==> job 6293 <==
## CLOCK_TOP
module CLOCK_TOP( 
	   SEG0, SEG1, SEG2, SEG3, SEG4, SEG5, SEG6, SEG7, LED, BUZ_OUT,
	   CLK50M, KEY1, KEY2, KEY3, SW0, SW1, SW2, SW3, SW4, SW5, KNOCK,
	   SENSOR, ROT_A, ROT_B
	   );
   input CLK50M, KEY1, KEY2, KEY3, SW0, SW1, SW2, SW3, SW4, SW5, KNOCK, SENSOR, ROT_A, ROT_B;
   output [6:0] SEG0, SEG1, SEG2, SEG3, SEG4, SEG5, SEG6, SEG7;
   output [17:0] LED;
   output 	 BUZ_OUT;
   wire 	 CLK1K, CLK10K, EN1K, EN10K, CLEAN_KEY1, CLEAN_KEY2, CLEAN_KEY3, CLEAN_SW1, CLEAN_SW2, CLEAN_SW3, CLEAN_SW4, CLEAN_SW5, ALARM, FIRE_ALARM, FIRE_VALID, PWM_ACT, FIRE_BUZ, KNOCK_LED_BUZ;
   wire [7:0] 	 SEC, MIN, HOUR, DAY;
   wire [7:0] 	 SEC_SET, MIN_SET, HOUR_SET, DAY_SET;
   wire [7:0] 	 SW_SEC, SW_MIN, SW_HOUR, SW_DAY;
   assign BUZ_OUT = (FIRE_VALID) ? FIRE_BUZ : KNOCK_LED_BUZ;
   GENCLK1K
     UGENCLK1K
       ( 
	.RSTN				(SW0),
	.CLK1K				(CLK1K),
	.EN1K				(EN1K),
	.CLK50M				(CLK50M));
   GENCLK10K
     UGENCLK10K
       ( 
	.RSTN					(SW0),
	.CLK10K				(CLK10K),
	.EN10K				(EN10K),
	.CLK50M				(CLK50M));
   DEBOUNCE #(.SET(1'b1))
   UDEBOUNCE_KEY1
     ( 
      .KEY_OUT				(CLEAN_KEY1),
      .KEY_IN				(KEY1),
      .RSTN				(SW0),
      .CLK				(CLK50M),
      .EN1K				(EN1K));
   DEBOUNCE #(.SET(1'b1))
  ...
Settings: LEC_CHECK=0, CAP_MARGIN=20, CELL_PAD_IN_SITES_DETAIL_PLACEMENT=1, CORE_ASPECT_RATIO=1.02, CORE_MARGIN=9, CORE_UTILIZATION=34, CTS_CLUSTER_SIZE=62, HOLD_SLACK_MARGIN=0.04, PLACE_DENSITY=0.82, SETUP_SLACK_MARGIN=0.53, SLEW_MARGIN=20, TNS_END_PERCENT=50; clock period 11.7 ns.
run.sh (not shown) runs the stock make flow with config.mk's settings and CLKGATE_MAP_FILE=.
==> job 369: changes against job 6293 <==
- ABC_AREA: default -> 1
- CORE_UTILIZATION: 34 -> 32
- GPL_ROUTABILITY_DRIVEN: default -> 0
- HOLD_SLACK_MARGIN: 0.04 -> default
- MAX_ROUTING_LAYER: default -> met5
==> flow/constraint.sdc (replaced) <==
create_clock -name core_clock -period 8.28 [get_ports {CLK50M}]
set_input_delay 1.6560 -clock core_clock [delete_from_list [all_inputs] [get_ports {CLK50M}]]
set_output_delay 1.6560 -clock core_clock [all_outputs]
set_load 0.01 [all_outputs]
==> results <==
Job 6293 completed with no timing, DRC or antenna violations. Job 369 produced a clean layout. Against job 6293, the total power of job 369 is higher by 41%. Of job 6293 and job 369, job 6293 has the higher non-clock buffer count (gap 1). Against job 369, the sequential share of layout area of job 6293 is higher by 2.8 points. Between job 6293 and job 369, the lower sequential power is in job 6293 (gap 29%, measured against job 369). Of job 6293 and job 369, job 6293 has the higher utilization (gap 2.1 points). Of job 369 and job 6293, job 369 has the higher die size (gap 14%, measured against job 6293). Synthesized cell count: job 369 is higher than job 6293 (34%). Against job 6293, the final cell count of job 369 is higher by about 30%. In sequential cell count, job 369 and job 6293 do not differ.

---

==> run D: inputs <==
CLOCK_TOP again, from the RTL that the note above started with.
export LEC_CHECK = 0
export ABC_AREA = 1
export CAP_MARGIN = 20
export CELL_PAD_IN_SITES_DETAIL_PLACEMENT = 2
export CORE_MARGIN = 5
export CORE_UTILIZATION = 29
export CTS_CLUSTER_DIAMETER = 394
export HOLD_SLACK_MARGIN = 0.02
export MIN_ROUTING_LAYER = met2
export PLACE_DENSITY = 0.53
export SETUP_SLACK_MARGIN = 0.21
export SLEW_MARGIN = 20
create_clock -name core_clock -period 5.9 [get_ports {CLK50M}]
==> inputs of run M, as changes to run D <==
==> flow/config.mk (replaced) <==
export PLATFORM = sky130hd
export DESIGN_NAME = CLOCK_TOP
export DESIGN_NICKNAME = CLOCK_TOP
export VERILOG_FILES = /design/flow/design.v
export SDC_FILE = /design/flow/constraint.sdc
export NUM_CORES = 4
export LEC_CHECK = 0
export CAP_MARGIN = 20
export CORE_MARGIN = 2
export CORE_UTILIZATION = 61
export SLEW_MARGIN = 20
==> flow/constraint.sdc (replaced) <==
create_clock -name core_clock -period 8.72 [get_ports {CLK50M}]
set_input_delay 1.7440 -clock core_clock [delete_from_list [all_inputs] [get_ports {CLK50M}]]
set_output_delay 1.7440 -clock core_clock [all_outputs]
set_load 0.01 [all_outputs]
==> results <==
| item | run M | run D |
|---|---|---|
| Total power per unit cell area | 141 nW/µm² | 201 nW/µm² |
| Post-route cell area | 21400 µm² | 24000 µm² |
| Count of inserted tapcells | 396 | 950 |
| Worst slack on hold paths | 227 ps | 374 ps |
| Mapped Avg Cell Area | 8.77 µm² | 7.10 µm² |
| Number of ordinary and repair buffers in the finished layout | 103 | 101 |
| Placed inst area | 20200 µm² | 22600 µm² |
| Delay of the slowest cell on the worst path | 730 ps | 1130 ps |
| Cell count listed in synth_stat.txt | 2186 | 2924 |
| Synthesized chip area reported by yosys | 19200 µm² | 20800 µm² |
| Result of the run | complete, no violations | complete, no violations |
| Routed WL per cell | 16.8 µm | 19.9 µm |
| Via count of the routed design | 16100 | 29100 |
| Clock power frac | 0.504 | 0.541 |
| Final critical-path setup slack | 3160 ps | 681 ps |
| Aoi/oai-family share of the synthesized area | 0.200 | 0.120 |
| Floorplan Core Area | 30700 µm² | 71200 µm² |
| Clock slew seen by the registers of the worst setup and hold paths | 60 ps | 70 ps |

---

==> job 9883 <==
CLOCK_TOP again, from the RTL that the note above started with.
Settings: LEC_CHECK=0, ABC_AREA=0, CAP_MARGIN=30, CELL_PAD_IN_SITES_DETAIL_PLACEMENT=2, CORE_ASPECT_RATIO=1.86, CORE_MARGIN=9, CORE_UTILIZATION=32, CTS_CLUSTER_SIZE=93, GPL_ROUTABILITY_DRIVEN=0, HOLD_SLACK_MARGIN=0.16, MAX_ROUTING_LAYER=met5, MIN_ROUTING_LAYER=met1, PLACE_DENSITY=0.39, SETUP_SLACK_MARGIN=0.86, SLEW_MARGIN=20, TNS_END_PERCENT=10; clock period 12.3 ns.
==> inputs of job 1019, as changes to job 9883 <==
- ABC_AREA: 0 -> unset
- CAP_MARGIN: 30 -> 35
- CELL_PAD_IN_SITES_DETAIL_PLACEMENT: 2 -> unset
- CELL_PAD_IN_SITES_GLOBAL_PLACEMENT: unset -> 0
- CORE_ASPECT_RATIO: 1.86 -> unset
- CORE_MARGIN: 9 -> 8
- CORE_UTILIZATION: 32 -> 54
- CTS_CLUSTER_SIZE: 93 -> unset
- GPL_TIMING_DRIVEN: unset -> 1
- HOLD_SLACK_MARGIN: 0.16 -> unset
- MAX_ROUTING_LAYER: met5 -> unset
- MIN_ROUTING_LAYER: met1 -> unset
- PLACE_DENSITY: 0.39 -> unset
- PLACE_DENSITY_LB_ADDON: unset -> 0.19
- SETUP_SLACK_MARGIN: 0.86 -> unset
- TNS_END_PERCENT: 10 -> unset
==> flow/constraint.sdc (replaced) <==
create_clock -name core_clock -period 6.87 [get_ports {CLK50M}]
set_input_delay 1.3740 -clock core_clock [delete_from_list [all_inputs] [get_ports {CLK50M}]]
set_output_delay 1.3740 -clock core_clock [all_outputs]
set_load 0.01 [all_outputs]
==> inputs of job 7193, as changes to job 9883 <==
- CELL_PAD_IN_SITES_DETAIL_PLACEMENT: 2 -> unset
- CORE_ASPECT_RATIO: 1.86 -> unset
- CORE_MARGIN: 9 -> 2
- CORE_UTILIZATION: 32 -> 72
- CTS_CLUSTER_SIZE: 93 -> 80
- GPL_ROUTABILITY_DRIVEN: 0 -> unset
- HOLD_SLACK_MARGIN: 0.16 -> unset
- MAX_ROUTING_LAYER: met5 -> met4
- PLACE_DENSITY: 0.39 -> unset
- PLACE_DENSITY_LB_ADDON: unset -> 0.01
- SETUP_SLACK_MARGIN: 0.86 -> 1.34
- TNS_END_PERCENT: 10 -> 65
==> flow/constraint.sdc (replaced) <==
create_clock -name core_clock -period 4.62 [get_ports {CLK50M}]
set_input_delay 0.9240 -clock core_clock [delete_from_list [all_inputs] [get_ports {CLK50M}]]
set_output_delay 0.9240 -clock core_clock [all_outputs]
set_load 0.01 [all_outputs]
==> comparison <==
Job 1019 finished with timing, DRC and antenna clean. Job 9883 produced a clean layout. Job 7193 finished with timing, DRC and antenna clean. In synthesized cell count, job 1019 and job 9883 do not differ. In synthesized area, job 1019 and job 7193 do not differ. The lowest utilization belongs to job 9883, the highest to job 7193. Sequential cell count is the same in job 9883 and job 7193. Clock power: job 1019 is higher than job 9883 (72%). Between job 1019 and job 7193, the lower clock skew is in job 1019 (gap 0.86 ps).
==> figures <==
Worst Path Max Fanout: job 1019 53; job 9883 45; job 7193 7
Final cell utilization of the core: job 1019 61.3%; job 9883 37.0%; job 7193 86.8%
Final std cells w/o fill: job 1019 2,709; job 9883 2,998; job 7193 2,670
Relative area of non-clock buffer cells in the final design: job 1019 4.82%; job 9883 4.82%; job 7193 7.84%
Highest cell delay on the worst timing path: job 1019 870 ps; job 9883 780 ps; job 7193 550 ps
RSZ-0062 raised after global routing: job 1019 no; job 9883 no; job 7193 yes
Uppermost metal layer occupied by signal nets: job 1019 met5; job 9883 met4; job 7193 met4
Met2 wire len: job 1019 21,200 microns; job 9883 33,500 microns; job 7193 27,700 microns
Number of DRC markers in iteration 0: job 1019 1,068; job 9883 601; job 7193 2,743
Power density normalized to cell area: job 1019 179 mW/mm^2; job 9883 100 mW/mm^2; job 7193 253 mW/mm^2
Status: job 1019 finished clean; job 9883 finished clean; job 7193 finished clean
Die area: job 1019 0.0418 sq mm; job 9883 0.0695 sq mm; job 7193 0.0279 sq mm
Global routing met1 resource utilization: job 1019 27.5%; job 9883 18.4%; job 7193 47.2%
Power is estimated from default activity; no workload was simulated.
